## onyx
==> flow/design.v <==
module fixed_point_alu (
    input clk,
    input rst,
    input [1:0] op,           
    input signed [15:0] a,    
    input signed [15:0] b,    
    output reg signed [23:0] out,   
    output reg overflow       
);
    localparam Q8_MAX_POS = 16'sh7FFF;    
    localparam Q8_MAX_NEG = 16'sh8000;    
    localparam Q16_MAX_POS = 24'sh7FFFFF;  
    localparam Q16_MAX_NEG = 24'sh800000;  
    reg signed [31:0] mul_result;   
    reg signed [23:0] add_sub_result;
    always @(posedge clk or posedge rst) begin
        if (rst) begin
            out <= 0;
            overflow <= 0;
        end else begin
            case (op)
                2'b00: begin
                    add_sub_result = a + b;
                    if ((a > 0 && b > 0 && add_sub_result < 0) || 
                        (a < 0 && b < 0 && add_sub_result > 0)) begin
                        overflow <= 1;
                        out <= (a[15] == 1) ? Q16_MAX_NEG : Q16_MAX_POS;
                    end else begin
                        overflow <= 0;
                        out <= { {8{add_sub_result[15]}}, add_sub_result };  
                    end
                end
                2'b01: begin
                    add_sub_result = a - b;
                    if ((a > 0 && b < 0 && add_sub_result < 0) || 
                        (a < 0 && b > 0 && add_sub_result > 0)) begin
                        overflow <= 1;
                        out <= (a[15] == 1) ? Q16_MAX_NEG : Q16_MAX_POS;
                    end else begin
                        overflow <= 0;
                        out <= { {8{add_sub_result[15]}}, add_sub_result };  
                    end
                end
               2'b10: begin
    mul_result = a * b;   
    if ($signed(mul_result[31:8]) > $signed(Q16_MAX_POS)) begin
        overflow <= 1;
        out <= Q16_MAX_POS;
    end else if ($signed(mul_result[31:8]) < $signed(Q16_MAX_NEG)) begin
        overflow <= 1;
        out <= Q16_MAX_NEG;
    end else begin
        overflow <= 0;
        out <= mul_result[31:8];   
    end
end
                2'b11: begin
                    if (b == 0) begin   
                        overflow <= 1;
                        out <= (a[15] == 1) ? Q16_MAX_NEG : Q16_MAX_POS;
                    end else begin
                        out <= (a << 8) / b;
                        overflow <= 0;
                    end
                end
                default: begin
                    out <= 0;
                    overflow <= 0;
                end
            endcase
        end
    end
endmodule
clock: 63.1 ns
lec_check: 0
abc_area: 1
cap_margin: 20
core_aspect_ratio: 0.93
core_margin: 2
core_utilization: 72
cts_cluster_diameter: 139
cts_cluster_size: 95
slew_margin: 20
run.sh (not shown) runs the stock make flow with config.mk's settings and CLKGATE_MAP_FILE=.
No crash in onyx: every stage finished, but the layout fails its final checks due to setup timing.
## Diff of input files: yarrow against onyx
Settings: PLACE_DENSITY: unset -> 0.37; CORE_UTILIZATION: 72 -> 71; CTS_CLUSTER_SIZE: 95 -> 100; CORE_ASPECT_RATIO: 0.93 -> unset; CTS_CLUSTER_DIAMETER: 139 -> unset; the clock period (ns, I/O delays scaled along): 63.1 -> 41.7.
### Flow results
[yarrow] floorplan utilization fell 0.89 points relative to onyx. From yarrow to onyx, synthesized area divided by synthesized cell count did not move at all. Against onyx, yarrow comes in 8.6 µm higher on y dimension of the die. Sort onyx and yarrow by routability congestion estimate from global placement asc -> top: onyx. The die used by yarrow is larger than the one used by onyx. Delta (yarrow minus onyx): count of placed standard cells including taps saw an increase; core box area now larger. Number of top-level pins came out exactly the same in onyx and yarrow. Compared with onyx, yarrow shows setup slack at placement lower by 16080 ps. Number of rows created at floorplan (yarrow over onyx): increase, about 4%. When yarrow is measured against onyx, its placed instance area turns out about 24% higher. yarrow did not finish; the tool stopped in clock tree synthesis with error DPL-0038.
Edits applied to the flow inputs when going from yarrow to fjord:
Settings: CTS_CLUSTER_SIZE no longer set, was 100; PLACE_DENSITY no longer set, was 0.37; ABC_AREA no longer set, was 1; CORE_UTILIZATION now 19, was 71; the clock period (ns, I/O delays scaled along) now 59.0, was 41.7.
==> results <==
fjord completed end to end with timing, DRC and antenna clean. Going from yarrow to fjord, total cell area reported by yosys after synthesis rose by about 2.7%, number of distinct library cells after synthesis rose by about 27%, number of placed instances, taps included rose by 372, total number of placement rows rose by 72, post-synthesis simple-gate area fraction fell by 7.3 points. Taking yarrow as the reference, in fjord synthesized cell count shows a reduction of about 9%, effective utilization at floorplan now sits lower, area enclosed by the die boundary increased by 280% relative to the old numbers. fjord improves on yarrow in worst-case setup slack after placement. fjord vs yarrow — routability congestion estimate dropped by more than 10%. fjord against yarrow; synthesized area per cell is up by more than 10%.
## Diff of input files: indigo against fjord
Settings: MAX_ROUTING_LAYER: unset -> met4; CORE_UTILIZATION: 19 -> 68; CTS_CLUSTER_SIZE: unset -> 33; CTS_CLUSTER_DIAMETER: unset -> 336; the clock period (ns, I/O delays scaled along): 59.0 -> 56.0.
[summary]
Looking at the logs for fjord and indigo, the single run that did not finish was indigo. indigo did not finish; the tool stopped in global routing with error ODB-0269. Of fjord and indigo, fjord shows the higher overall chip area, with indigo below it. Buffer count from post-CTS setup fixing was higher in indigo than in fjord. Re area after synthesis: no difference whatsoever between indigo and fjord. Against fjord, indigo comes in 69 lower on number of cell rows. As far as count of flip-flops with a built-in enable after synthesis goes, indigo and fjord are indistinguishable; the numbers are identical. Going from fjord to indigo, floorplan die height saw a decrease, half-perimeter wire length of the detailed placement result lower, pre-CTS worst setup slack decreased 180 ps.
> inputs changed (indigo -> raven)
Settings: MAX_ROUTING_LAYER no longer set, was met4; CORE_UTILIZATION now 66, was 68.
Results
Status raven: flow complete, layout not clean - setup timing. Reported for indigo and raven, post-synthesis share of cell area spent on xor and xnor gates turned out identical to the last digit. Between indigo and raven, the synthesized chip area reported by yosys does not differ in any meaningful way. | cell area after technology mapping | indigo vs raven | ≈ equal |. Between raven and indigo, it is raven whose worst setup slack after placement is higher, by 240 ps. raven ends up with a cell area reported after detailed placement that is 920 µm² higher than in indigo. Going from indigo to raven, number of buffers added by the clock tree synthesis step neither gained nor lost much; number of standard-cell rows in the floorplan has increased; area of the chip increased by about 3% relative to the old numbers; floorplan core area +1300 µm².
Inputs modified between raven and juniper:
Settings: TNS_END_PERCENT newly set to 5; CORE_UTILIZATION changed from 66 to 71; PLACE_DENSITY_LB_ADDON newly set to 0.2; CTS_CLUSTER_DIAMETER removed (was 336); SETUP_SLACK_MARGIN newly set to 2.15; CTS_CLUSTER_SIZE removed (was 33); MAX_ROUTING_LAYER newly set to met4; ABC_AREA newly set to 1.
### Flow results
The flow ran to completion for all of raven and juniper but juniper, which stopped partway. raven → juniper: area of the die shrank by 4400 µm², post-synthesis instance area shrank by 2.6%, chip area line of the yosys report shrank by about 2.6%. juniper and raven ended up with nearly the same part of the Yosys area used for sequential elements. Die outline width: juniper vs raven down 4.8%. On synthesized cell count: juniper sits above raven. juniper ended with more yosys stat cell total than raven.


Starts from the design.v that is shown in full above.
==> flow/config.mk <==
export PLATFORM = sky130hd
export DESIGN_NAME = fixed_point_alu
export DESIGN_NICKNAME = fixed_point_alu
export VERILOG_FILES = /design/flow/design.v
export SDC_FILE = /design/flow/constraint.sdc
export NUM_CORES = 4
export LEC_CHECK = 0
export ABC_AREA = 1
export CAP_MARGIN = 20
export CORE_MARGIN = 2
export CORE_UTILIZATION = 71
export CTS_CLUSTER_SIZE = 100
export PLACE_DENSITY = 0.37
export SLEW_MARGIN = 20
export TNS_END_PERCENT = 5
==> flow/constraint.sdc <==
create_clock -name core_clock -period 34.6 [get_ports {clk}]
set_input_delay 6.9200 -clock core_clock [delete_from_list [all_inputs] [get_ports {clk}]]
set_output_delay 6.9200 -clock core_clock [all_outputs]
set_load 0.01 [all_outputs]
The baseline never finished: it broke off in clock tree synthesis (4_1_cts).
Edit:
==> flow/config.mk (replaced) <==
export PLATFORM = sky130hd
export DESIGN_NAME = fixed_point_alu
export DESIGN_NICKNAME = fixed_point_alu
export VERILOG_FILES = /design/flow/design.v
export SDC_FILE = /design/flow/constraint.sdc
export NUM_CORES = 4
export LEC_CHECK = 0
export CAP_MARGIN = 20
export CORE_MARGIN = 2
export CORE_UTILIZATION = 30
export SLEW_MARGIN = 20
==> flow/constraint.sdc (replaced) <==
create_clock -name core_clock -period 63.1 [get_ports {clk}]
set_input_delay 12.6200 -clock core_clock [delete_from_list [all_inputs] [get_ports {clk}]]
set_output_delay 12.6200 -clock core_clock [all_outputs]
set_load 0.01 [all_outputs]
Effect: The changed run finished with timing, DRC and antenna clean. Die size went up by 140%. Synthesized cell count went down by 8.5%. Area after synthesis went up by 2.7%.
Edit:
--- a/flow/config.mk
+++ b/flow/config.mk
@@ -8,4 +8,7 @@
 export CAP_MARGIN = 20
 export CORE_MARGIN = 2
-export CORE_UTILIZATION = 30
+export CORE_UTILIZATION = 40
+export CTS_CLUSTER_DIAMETER = 386
+export CTS_CLUSTER_SIZE = 98
 export SLEW_MARGIN = 20
+export TNS_END_PERCENT = 5
==> flow/constraint.sdc (replaced) <==
create_clock -name core_clock -period 60.0 [get_ports {clk}]
set_input_delay 12.0000 -clock core_clock [delete_from_list [all_inputs] [get_ports {clk}]]
set_output_delay 12.0000 -clock core_clock [all_outputs]
set_load 0.01 [all_outputs]
Synthesized area is unchanged.
Non-clock buffer count goes up by 47.
Hold slack gets worse by 650 ps.
Utilization goes up by 13 points.
Routed wire length goes down slightly.
Die size goes down by a quarter to a third.
Design area goes up slightly.
Flip-flop count is unchanged.
Edit:
--- a/flow/config.mk
+++ b/flow/config.mk
@@ -7,8 +7,10 @@
 export LEC_CHECK = 0
 export CAP_MARGIN = 20
+export CORE_ASPECT_RATIO = 0.5
 export CORE_MARGIN = 2
-export CORE_UTILIZATION = 40
-export CTS_CLUSTER_DIAMETER = 386
-export CTS_CLUSTER_SIZE = 98
+export CORE_UTILIZATION = 25
+export CTS_CLUSTER_DIAMETER = 332
+export CTS_CLUSTER_SIZE = 99
+export SETUP_SLACK_MARGIN = -1.2
 export SLEW_MARGIN = 20
 export TNS_END_PERCENT = 5
Effect: The changed run produced a clean layout; synthesized area stays the same; synthesized cell count does not change; design area went up by 1.1%.
Edit:
==> flow/config.mk (replaced) <==
export PLATFORM = sky130hd
export DESIGN_NAME = fixed_point_alu
export DESIGN_NICKNAME = fixed_point_alu
export VERILOG_FILES = /design/flow/design.v
export SDC_FILE = /design/flow/constraint.sdc
export NUM_CORES = 4
export LEC_CHECK = 0
export ABC_AREA = 1
export CAP_MARGIN = 20
export CORE_MARGIN = 2
export CORE_UTILIZATION = 62
export CTS_CLUSTER_SIZE = 96
export SLEW_MARGIN = 20
==> flow/constraint.sdc (replaced) <==
create_clock -name core_clock -period 34.2 [get_ports {clk}]
set_input_delay 6.8400 -clock core_clock [delete_from_list [all_inputs] [get_ports {clk}]]
set_output_delay 6.8400 -clock core_clock [all_outputs]
set_load 0.01 [all_outputs]
This time the run ended with an error in global routing (5_1_grt).
Die area came out lower by about 60%.
Synthesized area is lower by 2.6%.
Synthesized cell count goes up by 9.3%.
Edit:
--- a/flow/config.mk
+++ b/flow/config.mk
@@ -9,5 +9,6 @@
 export CAP_MARGIN = 20
 export CORE_MARGIN = 2
-export CORE_UTILIZATION = 62
-export CTS_CLUSTER_SIZE = 96
+export CORE_UTILIZATION = 68
+export CTS_CLUSTER_DIAMETER = 336
+export CTS_CLUSTER_SIZE = 33
 export SLEW_MARGIN = 20
==> flow/constraint.sdc (replaced) <==
create_clock -name core_clock -period 53.2 [get_ports {clk}]
set_input_delay 10.6400 -clock core_clock [delete_from_list [all_inputs] [get_ports {clk}]]
set_output_delay 10.6400 -clock core_clock [all_outputs]
set_load 0.01 [all_outputs]
What happened: The new run stopped in global routing (5_1_grt). Die size fell by 8.7%. Synthesized area does not change. Synthesized cell count is unchanged.


## build 6
RTL: the design.v shown in full above, as it stands there.
Settings: LEC_CHECK=0, ABC_AREA=1, CAP_MARGIN=40, CORE_ASPECT_RATIO=1.84, CORE_MARGIN=5, CORE_UTILIZATION=58, CTS_CLUSTER_SIZE=21, GPL_TIMING_DRIVEN=0, MAX_ROUTING_LAYER=met4, MIN_ROUTING_LAYER=met1, PLACE_DENSITY=0.75, SETUP_SLACK_MARGIN=5.0, SLEW_MARGIN=10, TNS_END_PERCENT=95; clock period 97.7 ns.
Every stage of the flow completed for build 6, and the final layout passed the timing, design-rule and antenna checks.
The following lists how build 19 was set up differently from build 6:
- ABC_AREA removed (was 1)
- MAX_ROUTING_LAYER changed from met4 to met5
- MIN_ROUTING_LAYER removed (was met1)
- GPL_TIMING_DRIVEN removed (was 0)
- CORE_MARGIN changed from 5 to 2
- PLACE_DENSITY changed from 0.75 to 0.57
- SLEW_MARGIN changed from 10 to 20
- CAP_MARGIN changed from 40 to 20
- CORE_ASPECT_RATIO changed from 1.84 to 1.26
- the clock period (ns, I/O delays scaled along) changed from 97.7 to 57.9
## What came out
Die size was lower in the run labelled build 19. The count of instances resized after the clock tree is built of build 19 exceeds that of build 6 by 498. Between build 6 and build 19, the flow reports summed instance area of the synthesized netlist increasing by a few percent. Build 19 reports its last element of the critical path as out[9]$_DFF_PP0_ while build 6 reports out[20]$_DFF_PP0_.
The following lists how build 86 was set up differently from build 19:
- CORE_UTILIZATION now 68, was 58
- PLACE_DENSITY now 0.62, was 0.57
- TNS_END_PERCENT now 5, was 95
Taking build 19 as the reference, in build 86 initial core utilization +10 points; pre-CTS setup slack saw a decrease. Build 19 -> build 86: HPWL reported at the end of detailed placement decreased by a little under 10%. Taking build 19 as 1.0, build 86 lands at 0.32 on count of instances resized after the clock tree is built. Build 86: it failed with a tool error in global routing (5_1_grt), so there are no final results. | x dimension of the die | higher: build 19 |. Compared with build 19, build 86 shows a higher global placer's final weighted congestion. Taking build 19 as the reference, in build 86 area of the core region dropped about 15%; cell area reported after detailed placement lower; die area shows a reduction of about 14%.
The following lists how build 52 was set up differently from build 86:
- SETUP_SLACK_MARGIN now -2.0, was 5.0
- TNS_END_PERCENT now 95, was 5
Results
- Build 52 finished all stages; however, its layout fails the closing checks, the failures being negative setup slack.
- Taking build 86 as the reference, in build 52 post-CTS setup buffer count has decreased; post-synthesis sequential element count has remained practically unchanged; total die area has remained practically unchanged.
Input changes introduced in build 28 (baseline for comparison: build 52):
- swapping -2.0 for 5.0 in SETUP_SLACK_MARGIN
- putting CTS_CLUSTER_DIAMETER at 337 where nothing was set
Results
The final report for build 52 shows a completed flow and a layout that fails verification, specifically negative setup slack.
Build 28 did not run to completion, as it errored out during global routing (5_1_grt).
Diff build 28..build 52 | number of hold buffers added after cts | unchanged
Compared build 52 against build 28; effective utilization at floorplan within noise.
Cell count after synthesis: build 52 vs build 28 identical
Weighted congestion at the end of routability-driven global placement: build 28 < build 52
Area of the synthesized netlist per yosys stat: build 52 vs build 28 identical
#### Input delta (build 48 over build 28)
- PLACE_DENSITY no longer set, was 0.62
- CORE_ASPECT_RATIO no longer set, was 1.26
- CTS_CLUSTER_DIAMETER no longer set, was 337
- CORE_UTILIZATION now 40, was 68
- SETUP_SLACK_MARGIN no longer set, was 5.0
- MAX_ROUTING_LAYER no longer set, was met5
- CTS_CLUSTER_SIZE no longer set, was 21
- TNS_END_PERCENT no longer set, was 95
- the clock period (ns, I/O delays scaled along) now 60.0, was 57.9
## What came out
No stage failed in build 48, and the final checks on the layout all came back clean. The half-perimeter wire length after detailed placement number comes out higher for build 48 vs build 28. Re placer congestion estimate: build 28 was higher than build 48. Taking build 48 over build 28, the number of placed cells counting well taps ratio works out to 1.11. Comparing build 48 and build 28, the higher number of buffers added for setup after CTS was measured on build 28. Die area was higher in build 48 than in build 28. Of build 48 and build 28, build 48 shows the higher post-placement cell area, with build 28 below it. Diff build 28 -> build 48 | row count | increase of about 16%. Compared build 48 against build 28; basic-gate share of the synthesized area counting and, or, nand and nor cells within noise.
